// axi_slave
module axi_slave #(
    parameter AXI_ID_WD   = 2,
    parameter AXI_DATA_WD = 32,
    parameter AXI_ADDR_WD = 32,
    parameter AXI_STRB_WD = 4
    )(
    input                      S_AXI_ACLK,
    input                      S_AXI_ARESETN,
    input  [AXI_ADDR_WD-1 : 0] S_AXI_AWADDR,
    input  [AXI_ID_WD-1   : 0] S_AXI_AWID,
    input  [1 : 0]             S_AXI_AWBURST,
    input  [2 : 0]             S_AXI_AWSIZE,
    input  [7 : 0]             S_AXI_AWLEN,
    input                      S_AXI_AWVALID,
    output                     S_AXI_AWREADY,
    input  [AXI_DATA_WD-1 : 0] S_AXI_WDATA,
    input  [AXI_STRB_WD-1 : 0] S_AXI_WSTRB,
    input                      S_AXI_WLAST,
    input                      S_AXI_WVALID,
    output                     S_AXI_WREADY,
    output [AXI_ID_WD-1   : 0] S_AXI_BID,
    output [1 : 0]             S_AXI_BRESP,
    output                     S_AXI_BVALID,
    input                      S_AXI_BREADY,
    input  [AXI_ADDR_WD-1 : 0] S_AXI_ARADDR,
    input  [AXI_ID_WD-1   : 0] S_AXI_ARID,
    input  [1 : 0]             S_AXI_ARBURST,
    input  [2 : 0]             S_AXI_ARSIZE,
    input  [7 : 0]             S_AXI_ARLEN,
    input                      S_AXI_ARVALID,
    output                     S_AXI_ARREADY,
    output [AXI_DATA_WD-1 : 0] S_AXI_RDATA,
    output                     S_AXI_RLAST,
    output [AXI_ID_WD-1   : 0] S_AXI_RID,
    output [1 : 0]             S_AXI_RRESP,
    output                     S_AXI_RVALID,
    input                      S_AXI_RREADY
    );
export LEC_CHECK = 0
export CAP_MARGIN = 20
export CELL_PAD_IN_SITES_DETAIL_PLACEMENT = 0
export CELL_PAD_IN_SITES_GLOBAL_PLACEMENT = 4
export CORE_MARGIN = 2
export CORE_UTILIZATION = 47
export CTS_CLUSTER_SIZE = 15
export SLEW_MARGIN = 20
create_clock -name core_clock -period 4.31 [get_ports {S_AXI_ACLK}]
run.sh (not shown) runs the stock make flow with config.mk's settings and CLKGATE_MAP_FILE=.
The baseline reached the layout checks and failed them: setup timing.
Rerun with:
- CELL_PAD_IN_SITES_GLOBAL_PLACEMENT: 4 -> 0
- CORE_UTILIZATION: 47 -> 72
- PLACE_DENSITY_LB_ADDON: unset -> 0.01
- SETUP_SLACK_MARGIN: unset -> 1.36
- clock period: 4.31 -> 4.76 ns (I/O delays scaled with it)
Outcome: The changed run produced a layout that fails on setup timing; power is lower by 10%; count of clock-buffer cells in the layout is higher by 2; cell count is lower by 15%; sequential share of layout area is higher by 1.7 points; wire length is higher by 6.9%; non-clock buffer count is lower by 290; setup slack gets worse by 60 ps; clock skew is higher by 6.9 ps.
Rerun with:
- CAP_MARGIN: 20 -> 5
- CTS_CLUSTER_DIAMETER: unset -> 105
- HOLD_SLACK_MARGIN: unset -> -0.06
- PLACE_DENSITY: unset -> 0.61
- PLACE_DENSITY_LB_ADDON: 0.01 -> unset
- SETUP_SLACK_MARGIN: 1.36 -> unset
- SLEW_MARGIN: 20 -> 30
- The new run completed and failed the layout checks on setup timing
- global-route usage fell by 2.8 points
- sequential share of layout area rose by 3.0 points
- utilization fell by 4.0 points
- wire length fell by roughly a tenth
- hold slack is better by 4.3 ps
- clock-buffer cell count decreases by 75
Rerun with:
- CAP_MARGIN: 5 -> 15
- CTS_CLUSTER_DIAMETER: 105 -> unset
- CTS_CLUSTER_SIZE: 15 -> 49
- GPL_ROUTABILITY_DRIVEN: unset -> 1
- MIN_ROUTING_LAYER: unset -> met1
- PLACE_DENSITY: 0.61 -> unset
- SETUP_SLACK_MARGIN: unset -> -0.14
- SLEW_MARGIN: 30 -> 20
- TNS_END_PERCENT: unset -> 65
The changed run ran to the end with violations: setup timing; wire length increases by 2.6%; register-to-register slack gets better by 60 ps; worst setup slack degrades by 3.2 ps; global-route usage grows by 0.74 points; cell area rose by 2.0%; via count grows by about 1.5%.
Rerun with:
- CORE_MARGIN: 2 -> 7
- CORE_UTILIZATION: 72 -> 69
- CTS_CLUSTER_SIZE: 49 -> unset
- HOLD_SLACK_MARGIN: -0.06 -> unset
- PLACE_DENSITY_LB_ADDON: unset -> 0.06
- SETUP_SLACK_MARGIN: -0.14 -> unset
Effect:
- The new run ran to the end with violations: setup timing
- setup slack hardly moves
- fmax is about the same
- non-clock buffer count climbs by 113
- routed wire length climbs by 2.1%
- synthesized cell count does not change
- clock skew drops by 22 ps
- via count climbs by 1.4%
Rerun with:
- CAP_MARGIN: 15 -> 20
- CORE_MARGIN: 7 -> 2
- CORE_UTILIZATION: 69 -> 72
- CTS_CLUSTER_SIZE: unset -> 15
- GPL_ROUTABILITY_DRIVEN: 1 -> unset
- MIN_ROUTING_LAYER: met1 -> unset
- PLACE_DENSITY: unset -> 0.5
- PLACE_DENSITY_LB_ADDON: 0.06 -> unset
- TNS_END_PERCENT: 65 -> unset
The changed run finished but failed the layout checks on setup timing.
Total power goes down slightly.
Worst setup slack gets worse by 50 ps.
Final cell count fell slightly.
Synthesized cell count does not change.
Final area goes down slightly.
First-iteration DRC count went down by a few percent.
Core utilization increases by 2.4 points.

* * *

Setup of v49:
axi_slave again, from the RTL that the note above started with.
clock: 5.73 ns
lec_check: 0
cap_margin: 15
cell_pad_in_sites_detail_placement: 2
cell_pad_in_sites_global_placement: 4
core_margin: 7
core_utilization: 43
gpl_routability_driven: 1
min_routing_layer: met2
place_density_lb_addon: 0.06
slew_margin: 20
tns_end_percent: 65
Ran to the end and failed final checks on negative setup slack: v49.
#### Input delta (v11 over v49)
Settings: GPL_ROUTABILITY_DRIVEN removed (was 1); PLACE_DENSITY newly set to 0.5; CORE_MARGIN changed from 7 to 2; MIN_ROUTING_LAYER removed (was met2); PLACE_DENSITY_LB_ADDON removed (was 0.06); CORE_UTILIZATION changed from 43 to 30; TNS_END_PERCENT removed (was 65); CAP_MARGIN changed from 15 to 20; the clock period (ns, I/O delays scaled along) changed from 5.73 to 8.57.
Results
- Having completed the whole flow, v11 delivered a layout that passed the timing, design-rule and antenna checks.
- Taking v49 as the reference point, the met1 track utilization from global routing of v11 rises by 26 points.
- On v11: die boundary height is 17% higher than what v49 gave.
- Amount of wire on met3 after detailed routing ended up 93% lower on v11 than on v49.
- Going from v49 to v11, power dissipated in combinational cells shrinks by 45%.
- The lower total power of v49 and v11 is in v11.
- v11 against v49: headroom to the max-slew limit increased by 1.5 points relative to the old numbers, period utilization decreased by 6.0 points relative to the old numbers, worst setup slack increased by 0.46 ns relative to the old numbers.
- As far as sequential cell count goes, v49 and v11 are indistinguishable; the numbers are identical.
- Run comparison: v11 end point of the critical path S_AXI_RDATA[28]; v49 end point of the critical path S_AXI_RDATA[27]
- Via count (lower): v11
Modified inputs, v35 compared to v11
Settings: putting SETUP_SLACK_MARGIN at 0.39 where nothing was set.
==> comparison <==
v35 went all the way through synthesis, placement and routing and the layout is clean on timing, DRC and antenna. Compared with v11, v35 shows portion of the clock cycle consumed by the worst path in the final layout lower by 5.9 points. v35 vs. v11: synthesized cell count roughly the same, fraction of area in registers barely changed.
[inputs] v2 vs v35
Settings: changing SETUP_SLACK_MARGIN from 0.39 to 2.52; changing CORE_UTILIZATION from 30 to 40; changing the clock period (ns, I/O delays scaled along) from 8.57 to 11.1.
Results
- The maximum resistive drop on vdd number comes out lower for v2 vs v35.
- In v2, the maximum count of clock buffers along a single path came out 1 below the value in v35.
- Higher setup slack after layout was reported by v2, not v35.
Power and IR drop assume default switching activity.
